v54:
Design master_ahb, start of the top module:
module master_ahb(
  input  logic        clk_master,
  input  logic        rst_master,
  input  logic        HREADY,          
  input  logic [31:0] HRDATA,          
  input  logic [31:0] data_top,
  input  logic        write_top,       
  input  logic [3:0]  beat_length,     
  input  logic        enb,             
  input  logic [31:0] addr_top,
  input  logic        wrap_enb,        
  output logic [31:0] HADDR,
  output logic        HWRITE,
  output logic [2:0]  HSIZE,
  output logic [31:0] HWDATA,
  output logic [2:0]  HBURST,
  output logic [1:0]  HTRANS,
  output logic fifo_empty,
  output logic fifo_full
);
Size: about 600 flip-flops, about 180 I/O pins.
clock: 2.13 ns
lec_check: 0
cap_margin: 0
cell_pad_in_sites_detail_placement: 0
core_margin: 2
core_utilization: 66
max_routing_layer: met5
setup_slack_margin: -0.12
slew_margin: 30
tns_end_percent: 100
run.sh (not shown) runs the stock make flow with config.mk's settings and CLKGATE_MAP_FILE=.
Finished, but not clean: v54, with negative setup slack.
Here is what was changed in the inputs of v6 compared with v54.
Settings: a change of CAP_MARGIN from 0 to 20; a deleted SETUP_SLACK_MARGIN that had been -0.12; a deleted MAX_ROUTING_LAYER that had been met5; a change of CORE_UTILIZATION from 66 to 71; a change of SLEW_MARGIN from 30 to 20; a deleted TNS_END_PERCENT that had been 100; a deleted CELL_PAD_IN_SITES_DETAIL_PLACEMENT that had been 0; a change of the clock period (ns, I/O delays scaled along) from 2.13 to 3.58.
==> results <==
v54 and v6: one clean run, v6; the rest did not finish clean.
Finished, but not clean: v54, with negative setup slack.
Global-route track usage on met1, v54 and v6: smaller value in v54
Compared with v54, v6 shows a lower signed area change from the synthesized netlist to the final layout.
Worst hold slack across all endpoints improves in v6 relative to v54.
v54 -> v6: maximum number of pins on one net before global-route repair increased by more than 10%
On number of logic gates, v54 and v6 are neck and neck.
In the final reports, the cell area of v6 is smaller than that of v54.
Of v54 and v6, the run reporting the higher flop share of the area was v6.
v6 vs. v54: cell count went down, detailed route wirelength on metal2 went down, filler cell count in the final layout went up, total power went down.
Relative to v6, the following input files were edited for v24:
Settings: PLACE_DENSITY: unset -> 0.6; CORE_UTILIZATION: 71 -> 40; the clock period (ns, I/O delays scaled along): 3.58 -> 5.0.
Results
Net switching fraction of the power: v24 < v6. Initial antenna violation count: v24 vs v6 up 3. Flip-flop and latch power delta for v24 relative to v6: 29% lower. The run showing the greater proportion of final cell area spent on non-clock buffers is v6. In the metrics for v6 and v24, the one carrying the higher layout filler cell count is v24. Via density per instance (higher): v6. Delta (v24 minus v6): area of all placed cells without fillers went up, power attributed to combinational cells went down.
[inputs] v44 vs v24
Settings: an added TNS_END_PERCENT of 60; an added ABC_AREA of 1; an added GPL_ROUTABILITY_DRIVEN of 0.
==> comparison <==
- The clock share of power of v44 falls short of that of v24 by 5.8 points.
- Comparing v44 and v24, final core utilization is lower on v44.
- Of v44 and v24, the run reporting the higher simple-gate area share of the yosys netlist was v44.
- Diff v24 -> v44: final net count now sits higher, total die area moved up, register share of the cell area shows a reduction of 1.1 points, average vias per placed instance went down, combinational share of power went up 12 points.

---

master_ahb again, from the RTL that the note above started with.
clock: 6.69 ns
lec_check: 0
cap_margin: 20
core_margin: 2
core_utilization: 21
place_density: 0.6
slew_margin: 20
Then changed:
--- a/flow/config.mk
+++ b/flow/config.mk
@@ -7,6 +7,9 @@
 export LEC_CHECK = 0
-export CAP_MARGIN = 20
+export CAP_MARGIN = 0
 export CORE_MARGIN = 2
-export CORE_UTILIZATION = 21
-export PLACE_DENSITY = 0.6
+export CORE_UTILIZATION = 70
+export CTS_CLUSTER_SIZE = 33
+export PLACE_DENSITY_LB_ADDON = 0.01
+export SETUP_SLACK_MARGIN = 0.74
 export SLEW_MARGIN = 20
+export TNS_END_PERCENT = 75
==> flow/constraint.sdc (replaced) <==
create_clock -name core_clock -period 2.57 [get_ports {clk_master}]
set_input_delay 0.5140 -clock core_clock [delete_from_list [all_inputs] [get_ports {clk_master}]]
set_output_delay 0.5140 -clock core_clock [all_outputs]
set_load 0.01 [all_outputs]
With this change the flow completed and failed the layout checks on setup timing.
Hold slack degrades by 200 ps.
Worst setup slack gets worse by 2900 ps.
Cell count falls by 26%.
Routed wire length came out higher by 12%.
Power rose to 2.7 times its value.
Die area goes down by 69%.
Global-route usage increases by 32 points.
Via count is higher by 17%.
Synthesized area is unchanged.

---

## exp/xenon
The RTL this note starts from:
==> flow/design.v <==
`timescale 1ns/1ps
module master_ahb(
  input  logic        clk_master,
  input  logic        rst_master,
  input  logic        HREADY,          
  input  logic [31:0] HRDATA,          
  input  logic [31:0] data_top,
  input  logic        write_top,       
  input  logic [3:0]  beat_length,     
  input  logic        enb,             
  input  logic [31:0] addr_top,
  input  logic        wrap_enb,        
  output logic [31:0] HADDR,
  output logic        HWRITE,
  output logic [2:0]  HSIZE,
  output logic [31:0] HWDATA,
  output logic [2:0]  HBURST,
  output logic [1:0]  HTRANS,
  output logic fifo_empty,
  output logic fifo_full
);
  typedef enum logic [2:0] {
    S_IDLE                = 3'b000,
    S_WRITE_ADDR          = 3'b001,
    S_WRITE_DATA          = 3'b010
  } state_t;
  state_t present_state, next_state;
  logic [31:0] addr_internal;
  logic [3:0]  count;         
  logic [3:0]  wr_ptr;
  logic [3:0]  rd_ptr;
  localparam int MEM_DEPTH = 16;
  logic [31:0] mem [0:MEM_DEPTH-1];
  logic next_HWRITE;
  logic [2:0] next_HSIZE;                
  logic [31:0] next_HWDATA;
  logic [2:0] next_HBURST;
  logic [1:0] next_HTRANS;
  logic [4:0] fifo_count;  
  logic push, pop;
  assign push = write_top && (fifo_count < MEM_DEPTH);
  assign pop  = (present_state == S_WRITE_DATA) && HREADY &&
                (HBURST == 3'b011 || HBURST == 3'b000) && (fifo_count > 0);
  assign fifo_empty = (fifo_count == 0);
  assign fifo_full  = (fifo_count >= MEM_DEPTH-1);  
  always_ff @(posedge clk_master or posedge rst_master) begin
    if (rst_master) begin
      wr_ptr        <= 4'd0;
      rd_ptr        <= 4'd0;
      addr_internal <= 32'h0;
      count         <= 4'd0;
      present_state <= S_IDLE;
      HWRITE        <= 1'b0;
      HSIZE         <= 3'b010;
      HWDATA        <= 32'h0;
      HBURST        <= 3'b000;
      HTRANS        <= 2'b00;
      fifo_count    <= 5'd0;
      for (int i = 0; i < MEM_DEPTH; i = i + 1) mem[i] <= 32'h0;
    end else begin
      if (push) begin
        mem[wr_ptr] <= data_top;
        wr_ptr <= wr_ptr + 1'b1;
      end
      if (pop) begin
        rd_ptr <= rd_ptr + 1'b1;
      end
      if (push && !pop)
        fifo_count <= fifo_count + 1'b1;
      else if (pop && !push)
        fifo_count <= fifo_count - 1'b1;
      present_state <= next_state;
      HWRITE <= next_HWRITE;
      HSIZE  <= next_HSIZE;
      HWDATA <= next_HWDATA;
      HBURST <= next_HBURST;
      HTRANS <= next_HTRANS;
      if (present_state == S_IDLE && next_state == S_WRITE_ADDR) begin
        addr_internal <= addr_top;
        count <= 4'd0;
      end
      if (present_state == S_WRITE_DATA && HREADY) begin
        if (HBURST == 3'b011) begin  
          count <= count + 1'b1;
          if (!wrap_enb) begin
            addr_internal <= addr_internal + 32'h4;
          end else begin
            if (addr_internal[3:0] == 4'hC)  
              addr_internal <= addr_internal - 32'hC;  
            else
              addr_internal <= addr_internal + 32'h4;
          end
        end else if (HBURST == 3'b000) begin  
          count <= 4'd0;  
        end
      end
    end
  end
  always_comb begin
    next_state    = present_state;
    next_HWRITE   = 1'b0;
    next_HSIZE    = 3'b010;
    next_HWDATA   = 32'h0;                 
    next_HBURST   = 3'b000;
    next_HTRANS   = 2'b00;
    case (present_state)
      S_IDLE: begin
        if (enb && HREADY && (fifo_count > 0)) begin
          if (beat_length == 1 && !wrap_enb) begin
            next_HWRITE = 1'b1;
            next_HBURST = 3'b000;  
            next_state = S_WRITE_ADDR;
          end else if (beat_length == 4) begin
            next_HWRITE = 1'b1;
            next_HBURST = 3'b011;  
            next_state = S_WRITE_ADDR;
          end
        end
      end
      S_WRITE_ADDR: begin
        next_HWRITE = 1'b1;
        next_HSIZE  = 3'b010;   
        next_HBURST = HBURST;   
        next_HTRANS = 2'b10;    
        next_state = S_WRITE_DATA;
      end
      S_WRITE_DATA: begin
        next_HWRITE = 1'b1;
        next_HSIZE  = 3'b010;
        next_HBURST = HBURST;   
        if (HBURST == 3'b000) begin
          if (fifo_count > 0)
            next_HWDATA = mem[rd_ptr];   
          else
            next_HWDATA = data_top;
          next_HTRANS = 2'b10;
          if (HREADY) next_state = S_IDLE;
        end
        else if (HBURST == 3'b011) begin
          if (fifo_count > 0) begin
            next_HWDATA = mem[rd_ptr];
          end else begin
            next_HWDATA = 32'h0;  
          end
          next_HTRANS = 2'b11;  
          if ((count == 4'd3) && HREADY) next_state = S_IDLE;
        end
      end
      default: next_state = S_IDLE;
    endcase
  end
  assign HADDR = addr_internal;
endmodule
export LEC_CHECK = 0
export CAP_MARGIN = 20
export CORE_MARGIN = 2
export CORE_UTILIZATION = 59
export PLACE_DENSITY = 0.6
export SLEW_MARGIN = 20
create_clock -name core_clock -period 2.31 [get_ports {clk_master}]
exp/xenon completed end to end; final checks failed (negative setup slack).
diff inputs: exp/xenon => exp/cedar
Settings: putting CTS_CLUSTER_SIZE at 46 where nothing was set; putting SETUP_SLACK_MARGIN at 0.68 where nothing was set; swapping 59 for 66 in CORE_UTILIZATION; clearing PLACE_DENSITY, which used to be 0.6; swapping 2.31 for 2.59 in the clock period (ns, I/O delays scaled along).
--- outcome ---
The post-CTS repair timing setup buffer count number comes out lower for exp/xenon vs exp/cedar.
Every stage of exp/cedar finished as expected; the final checks, on the other hand, flagged negative setup slack, which means the layout fails.
exp/xenon vs exp/cedar, startpoint of the most critical setup path: fifo_count[3]$_DFFE_PP0P_ vs fifo_count[4]$_DFFE_PP0P_
Per the comparison of exp/cedar with exp/xenon, area growth from synthesis to layout rose 1.2 points, fraction of the cycle the final worst path needs fell 11 points, highest cell delay on the worst timing path fell 0.02 ns.
Relative to exp/cedar, the following input files were edited for exp/amber:
Settings: PLACE_DENSITY: unset -> 0.6; SETUP_SLACK_MARGIN: 0.68 -> unset; CORE_UTILIZATION: 66 -> 42; CTS_CLUSTER_SIZE: 46 -> unset; the clock period (ns, I/O delays scaled along): 2.59 -> 3.84.
### Flow results
- The flow did not stop early for exp/amber: all stages ran, and the layout cleared the timing, DRC and antenna checks.
- Changes observed in exp/amber relative to exp/cedar: aggregate routed wire length has decreased; arrival time of the worst setup path has decreased; logic depth of the worst setup path including buffers has decreased; placed standard-cell area has decreased; relative area change from synthesis to final layout has decreased.
--- input diff exp/amber..exp/willow ---
Settings: TNS_END_PERCENT newly set to 100; CORE_UTILIZATION changed from 42 to 71; PLACE_DENSITY_LB_ADDON newly set to 0.17; MAX_ROUTING_LAYER newly set to met5; PLACE_DENSITY removed (was 0.6); CTS_CLUSTER_SIZE newly set to 36; SLEW_MARGIN changed from 20 to 30; CELL_PAD_IN_SITES_DETAIL_PLACEMENT newly set to 0; the clock period (ns, I/O delays scaled along) changed from 3.84 to 4.45.
exp/willow ends up with higher global router's overall resource usage than exp/amber does. Looking at mean routed wirelength per cell, exp/willow sits about 7.5% higher than exp/amber does. Re worst slew margin relative to its limit: exp/amber was lower than exp/willow. Total clock buffers created by CTS: exp/willow vs exp/amber down 10. As of exp/willow, design area had fallen by a few percent compared to exp/amber. Comparing exp/willow against exp/amber, there is no change at all in highest fanout seen on the critical path. The higher number of nets at the end of the flow of exp/amber and exp/willow is in exp/amber. exp/willow vs exp/amber — chip area dropped by more than a quarter. Summary of the comparison: non-clock buffer count is lower in exp/willow, relative to exp/amber.
Here is what was changed in the inputs of exp/quartz compared with exp/willow.
Settings: MAX_ROUTING_LAYER removed (was met5); CTS_CLUSTER_SIZE removed (was 36); TNS_END_PERCENT removed (was 100); CORE_UTILIZATION changed from 71 to 40; ABC_AREA newly set to 1; SLEW_MARGIN changed from 30 to 20; GPL_ROUTABILITY_DRIVEN newly set to 0; PLACE_DENSITY_LB_ADDON removed (was 0.17); CELL_PAD_IN_SITES_DETAIL_PLACEMENT removed (was 0); the clock period (ns, I/O delays scaled along) changed from 4.45 to 5.0.
### Flow results
- Looking at final worst clock skew across exp/willow and exp/quartz, the one that comes out lower is exp/willow.
- Die area: exp/quartz > exp/willow
- fifo_count[1]$_DFFE_PP0P_ as the worst setup path startpoint was reported by exp/quartz, and fifo_count[3]$_DFFE_PP0P_ by exp/willow.
- Relative to exp/willow, number of diodes has increased by 2 in exp/quartz.
- Delta (exp/quartz minus exp/willow): combinational share of power grew by 11 points, hold slack shrank by 0.019 ns, total routing usage reported by global routing shrank by 17 points, post-synthesis cell area grew by 3.7%.
- Delta (exp/quartz minus exp/willow): cell count in the Yosys report higher; sequential share of the synthesized area lower.
Relative to exp/quartz, the following input files were edited for exp/umber:
Settings: setting CTS_CLUSTER_SIZE to 18 for the first time; setting PLACE_DENSITY to 0.6 for the first time; setting CTS_CLUSTER_DIAMETER to 302 for the first time; setting TNS_END_PERCENT to 45 for the first time; setting MIN_ROUTING_LAYER to met1 for the first time; changing SLEW_MARGIN from 20 to 40; changing CORE_MARGIN from 2 to 10; changing the clock period (ns, I/O delays scaled along) from 5.0 to 2.59.
[summary]
Comparing the two runs side by side, exp/umber comes out behind exp/quartz on total power. exp/umber ends up with higher total routed wirelength than exp/quartz does. Total met2 wirelength after detailed routing went up by a few percent going from exp/quartz to exp/umber. The run showing the greater total number of cells along the worst setup path is exp/umber. Between exp/umber and exp/quartz, the met3 global-route usage is higher for exp/quartz. Relative to exp/quartz, final area has decreased by about 0.35% in exp/umber. Type of the worst setup path: reg2reg -> exp/umber, reg2out -> exp/quartz. exp/umber against exp/quartz; length of routed met3 wiring is down by more than 10%. | total power divided by cell area | higher: exp/umber |.
Power is estimated from default activity; no workload was simulated.
